Setup of JK:
## Circle_Area_Calculator
module Circle_Area_Calculator(clk, rst, radius, area);
  input wire clk, rst;
  input wire [31:0] radius;
  output reg [31:0] area;
  wire [31:0] Square_radius, Result;
  parameter Pi = 32'b01000000010010010000111111010000;
  FloatMultiplier_rounding FM0(.Multiplicand(radius), .Multiplier(radius), .Result(Square_radius));
  FloatMultiplier_rounding FM1(.Multiplicand(Square_radius), .Multiplier(Pi), .Result(Result));
  always @(posedge clk) begin
	if(rst) begin
		area[31:0] <= 1'b0;
	end else begin
		area[31:0] <= Result[31:0];
	end
  end
endmodule
For scale: ~5000 cells after synthesis, roughly 31 flip-flops, roughly 66 I/O pins.
==> flow/config.mk <==
export PLATFORM = sky130hd
export DESIGN_NAME = Circle_Area_Calculator
export DESIGN_NICKNAME = Circle_Area_Calculator
export VERILOG_FILES = /design/flow/design.v
export SDC_FILE = /design/flow/constraint.sdc
export NUM_CORES = 4
export LEC_CHECK = 0
export ABC_AREA = 1
export CAP_MARGIN = 30
export CORE_ASPECT_RATIO = 0.9
export CORE_MARGIN = 2
export CORE_UTILIZATION = 72
export CTS_CLUSTER_DIAMETER = 219
export CTS_CLUSTER_SIZE = 82
export GPL_TIMING_DRIVEN = 1
export HOLD_SLACK_MARGIN = 0.07
export MAX_ROUTING_LAYER = met4
export PLACE_DENSITY_LB_ADDON = 0.01
export SETUP_SLACK_MARGIN = 1.3
export SLEW_MARGIN = 20
==> flow/constraint.sdc <==
create_clock -name core_clock -period 25.3 [get_ports {clk}]
set_input_delay 5.0600 -clock core_clock [delete_from_list [all_inputs] [get_ports {clk}]]
set_output_delay 5.0600 -clock core_clock [all_outputs]
set_load 0.01 [all_outputs]
run.sh (not shown) runs the stock make flow with config.mk's settings and CLKGATE_MAP_FILE=.
Status(JK) = ERROR, stage = 5_1_grt
Input-level comparison between MS and JK:
Settings: GPL_TIMING_DRIVEN: 1 -> unset; HOLD_SLACK_MARGIN: 0.07 -> unset; CAP_MARGIN: 30 -> 20; PLACE_DENSITY_LB_ADDON: 0.01 -> unset; SETUP_SLACK_MARGIN: 1.3 -> unset; CORE_ASPECT_RATIO: 0.9 -> unset; CTS_CLUSTER_DIAMETER: 219 -> 341; CTS_CLUSTER_SIZE: 82 -> 28; the clock period (ns, I/O delays scaled along): 25.3 -> 27.6.
==> comparison <==
- MS closes out successfully: all stages finished, all timing, DRC and antenna checks passed.
- | core utilization at floorplan | MS vs JK | ≈ equal |
- Taking JK as the reference, in MS chip area from the yosys synthesis statistics shows no meaningful change, core outline area shows no meaningful change, number of placed cells counting well taps shows a reduction of 4.3%, number of clock sinks shows no meaningful change.
- MS and JK ended up with nearly the same die area.
- Sort MS and JK by number of placement rows, descending, and MS comes first.
- Re total cell area at the placement stage: MS and JK aren't equal, and the higher value belongs to JK.
- Side by side, post-placement worst setup slack turned out higher in MS than in JK.
- On cell area after synthesis, JK tracks MS almost exactly.
Input changes introduced in AL (baseline for comparison: MS):
Settings: removing CTS_CLUSTER_DIAMETER (formerly 341); removing CTS_CLUSTER_SIZE (formerly 28); changing CORE_UTILIZATION from 72 to 68; changing the clock period (ns, I/O delays scaled along) from 27.6 to 24.5.
### Flow results
- Between MS and AL, the flow reports cell count after placement increasing by more than 10%.
- Count of hold buffers inserted by post-cts repair: MS vs AL identical
- Taking MS as the reference point, the pre-placement core utilization of AL falls by 4.8 points.
- AL got as far as 5_1_grt, where a tool error ended the run.

========
run 1:
Starting RTL as in the previous note.
make LEC_CHECK=0 ABC_AREA=1 CAP_MARGIN=20 CORE_MARGIN=2 CORE_UTILIZATION=72 CTS_CLUSTER_DIAMETER=341 CTS_CLUSTER_SIZE=28 HOLD_SLACK_MARGIN=-0.09 MAX_ROUTING_LAYER=met4 SLEW_MARGIN=20 finish   # period 22.4 ns
Run status, run 1: aborted in detailed placement (3_5_place_dp), error DPL-0033
Edits applied to the flow inputs when going from run 1 to run 2:
# run 1
export LEC_CHECK = 0
export ABC_AREA = 1
export CAP_MARGIN = 20
export CORE_MARGIN = 2
export CORE_UTILIZATION = 72
export CTS_CLUSTER_DIAMETER = 341
export CTS_CLUSTER_SIZE = 28
export HOLD_SLACK_MARGIN = -0.09
export MAX_ROUTING_LAYER = met4
export SLEW_MARGIN = 20
create_clock -name core_clock -period 22.4 [get_ports {clk}]
# run 2
export LEC_CHECK = 0
export ABC_AREA = 1
export CAP_MARGIN = 20
export CORE_MARGIN = 2
export CORE_UTILIZATION = 64
export CTS_CLUSTER_DIAMETER = 58
export MAX_ROUTING_LAYER = met4
export SLEW_MARGIN = 20
create_clock -name core_clock -period 24.5 [get_ports {clk}]
Notes after the runs:
Status: run 2 FAILED at global routing (5_1_grt) (tool error)
Run 1 got as far as detailed placement (3_5_place_dp), where a tool error ended the run.
Relative to run 1, the area of the placeable core measured on run 2 has increased by more than 10%.
As far as number of standard cells after synthesis is concerned, run 2 and run 1 perform about the same.
Overall die height in run 2 is 13 µm higher than in run 1
Synthesized area came out exactly the same in run 2 and run 1.
Re proportion of synthesized chip area in sequential cells: no difference whatsoever between run 1 and run 2.
Run 1 has lower die area than run 2.
Run 1 → run 2: starting density of the core has decreased, chip area in the Yosys report shows no meaningful change, area fraction in compound gates neither gained nor lost much.
Edits applied to the flow inputs when going from run 2 to run 3:
# run 2
export LEC_CHECK = 0
export ABC_AREA = 1
export CAP_MARGIN = 20
export CORE_MARGIN = 2
export CORE_UTILIZATION = 64
export CTS_CLUSTER_DIAMETER = 58
export MAX_ROUTING_LAYER = met4
export SLEW_MARGIN = 20
create_clock -name core_clock -period 24.5 [get_ports {clk}]
# run 3
export LEC_CHECK = 0
export CAP_MARGIN = 20
export CORE_MARGIN = 2
export CORE_UTILIZATION = 66
export CTS_CLUSTER_SIZE = 28
export MAX_ROUTING_LAYER = met4
export SLEW_MARGIN = 20
create_clock -name core_clock -period 27.6 [get_ports {clk}]
==> comparison <==
On run 3: die boundary width is 4.0 µm lower than what run 2 gave. Nothing crashed in run 3 and all stages finished; the problem is that the final layout failed, the offending checks being negative setup slack. Between run 3 and run 2, it is run 3 whose setup slack at placement is higher, by 0.30 ns.

========
== lane 1 ==
Circle_Area_Calculator again, from the RTL that the note above started with.
Design Circle_Area_Calculator, start of the top module:
module Circle_Area_Calculator(clk, rst, radius, area);
  input wire clk, rst;
  input wire [31:0] radius;
  output reg [31:0] area;
  wire [31:0] Square_radius, Result;
  parameter Pi = 32'b01000000010010010000111111010000;
  FloatMultiplier_rounding FM0(.Multiplicand(radius), .Multiplier(radius), .Result(Square_radius));
  FloatMultiplier_rounding FM1(.Multiplicand(Square_radius), .Multiplier(Pi), .Result(Result));
  always @(posedge clk) begin
	if(rst) begin
		area[31:0] <= 1'b0;
	end else begin
		area[31:0] <= Result[31:0];
	end
  end
endmodule
export LEC_CHECK = 0
export ABC_AREA = 1
export CAP_MARGIN = 5
export CORE_MARGIN = 2
export CORE_UTILIZATION = 72
export CTS_CLUSTER_DIAMETER = 140
export SLEW_MARGIN = 20
create_clock -name core_clock -period 16.2 [get_ports {clk}]
Lane 1: it failed with a tool error in detailed placement, so there are no final results.
diff inputs: lane 1 => lane 2
- removing CTS_CLUSTER_DIAMETER (formerly 140)
- changing CORE_UTILIZATION from 72 to 65
- changing CAP_MARGIN from 5 to 20
- removing ABC_AREA (formerly 1)
- changing the clock period (ns, I/O delays scaled along) from 16.2 to 19.6
[summary]
Lane 2 got as far as global routing, where a tool error ended the run.
Summary of lane 2 over lane 1: site row count went up by 5.2%; chip area went up by 10%.
Lane 2 vs lane 1 — final weighted congestion in routability-driven placement dropped about 1.5%.
Going from lane 1 to lane 2, area fraction in mux cells up 0.61 points, post-synthesis chip area from yosys down 0.54%.

========
Circle_Area_Calculator again, from the RTL that the note above started with.
clock: 26.9 ns
lec_check: 0
cap_margin: 20
core_margin: 2
core_utilization: 71
cts_cluster_diameter: 347
cts_cluster_size: 28
max_routing_layer: met4
slew_margin: 20
The starting point ended with an error in global routing.
Then changed:
CAP_MARGIN = 5   (was 20)
CORE_UTILIZATION = 72   (was 71)
CTS_CLUSTER_DIAMETER = 80   (was 347)
CTS_CLUSTER_SIZE = unset   (was 28)
PLACE_DENSITY = 0.67   (was unset)
TNS_END_PERCENT = 5   (was unset)
Effect: The new run did not get past global routing; synthesized area does not change; die size fell by 1.4%; synthesized cell count does not change.
Then changed:
ABC_AREA = 1   (was unset)
CAP_MARGIN = 10   (was 5)
CTS_CLUSTER_DIAMETER = 353   (was 80)
CTS_CLUSTER_SIZE = 52   (was unset)
PLACE_DENSITY = unset   (was 0.67)
TNS_END_PERCENT = unset   (was 5)
clock period = 22.2 ns   (was 26.9 ns; I/O delays follow)
The changed run ended with an error in detailed placement; die area goes up by 0.53%; area after synthesis goes up by 0.54%; synthesized cell count goes up by 17%.
Then changed:
CAP_MARGIN = 20   (was 10)
CTS_CLUSTER_SIZE = 15   (was 52)
HOLD_SLACK_MARGIN = -0.05   (was unset)
SETUP_SLACK_MARGIN = 3.65   (was unset)
clock period = 27.6 ns   (was 22.2 ns; I/O delays follow)
=>
- The changed run died in global routing (ODB-0269)
- area after synthesis is unchanged
- die area does not change
- synthesized cell count is unchanged

========
Starting RTL as in the previous note.
make LEC_CHECK=0 CAP_MARGIN=20 CELL_PAD_IN_SITES_DETAIL_PLACEMENT=0 CORE_ASPECT_RATIO=1.71 CORE_MARGIN=2 CORE_UTILIZATION=40 CTS_CLUSTER_SIZE=94 GPL_TIMING_DRIVEN=1 MAX_ROUTING_LAYER=met4 MIN_ROUTING_LAYER=met2 SETUP_SLACK_MARGIN=2.1 SLEW_MARGIN=35 finish   # period 18.3 ns
The baseline produced a layout that fails on negative setup slack.
Then changed:
Settings changed: CELL_PAD_IN_SITES_DETAIL_PLACEMENT 0 to 2, GPL_TIMING_DRIVEN 1 to 0, SLEW_MARGIN 35 to 20.
After rerunning: Now the flow never finished: it broke off in global routing (5_1_grt) (GRT-0116); area after synthesis is unchanged; synthesized cell count is unchanged; die area is unchanged.
Then changed:
Settings changed: CELL_PAD_IN_SITES_DETAIL_PLACEMENT 2 to default, CORE_ASPECT_RATIO 1.71 to default, CTS_CLUSTER_SIZE 94 to default, GPL_TIMING_DRIVEN 0 to default, MAX_ROUTING_LAYER met4 to default, MIN_ROUTING_LAYER met2 to default, SETUP_SLACK_MARGIN 2.1 to default.
Clock period 18.3 ns to 23.3 ns, I/O delays scaled along.
After rerunning: The changed run completed and failed the layout checks on negative setup slack; synthesized cell count stays the same; die size barely changes; area after synthesis does not change.
Then changed:
Settings changed: CORE_UTILIZATION 40 to 58.
Clock period 23.3 ns to 19.7 ns, I/O delays scaled along.
Result: The changed run produced a layout that fails on negative setup slack. Core utilization increases by 28 points. Via count increases by 11%. Setup slack gets worse by 3.8 ns. Die size decreases by 31%.
Then changed:
Settings changed: ABC_AREA from default to 1.
Clock period 19.7 ns to 24.5 ns, I/O delays scaled along.
What happened: The new run finished with negative setup slack left. Final area fell by 4.8%. Routed wire length fell by 12%. Non-clock buffer count fell by 465. Utilization fell by 4.5 points. First-iteration DRC count fell by 25%.
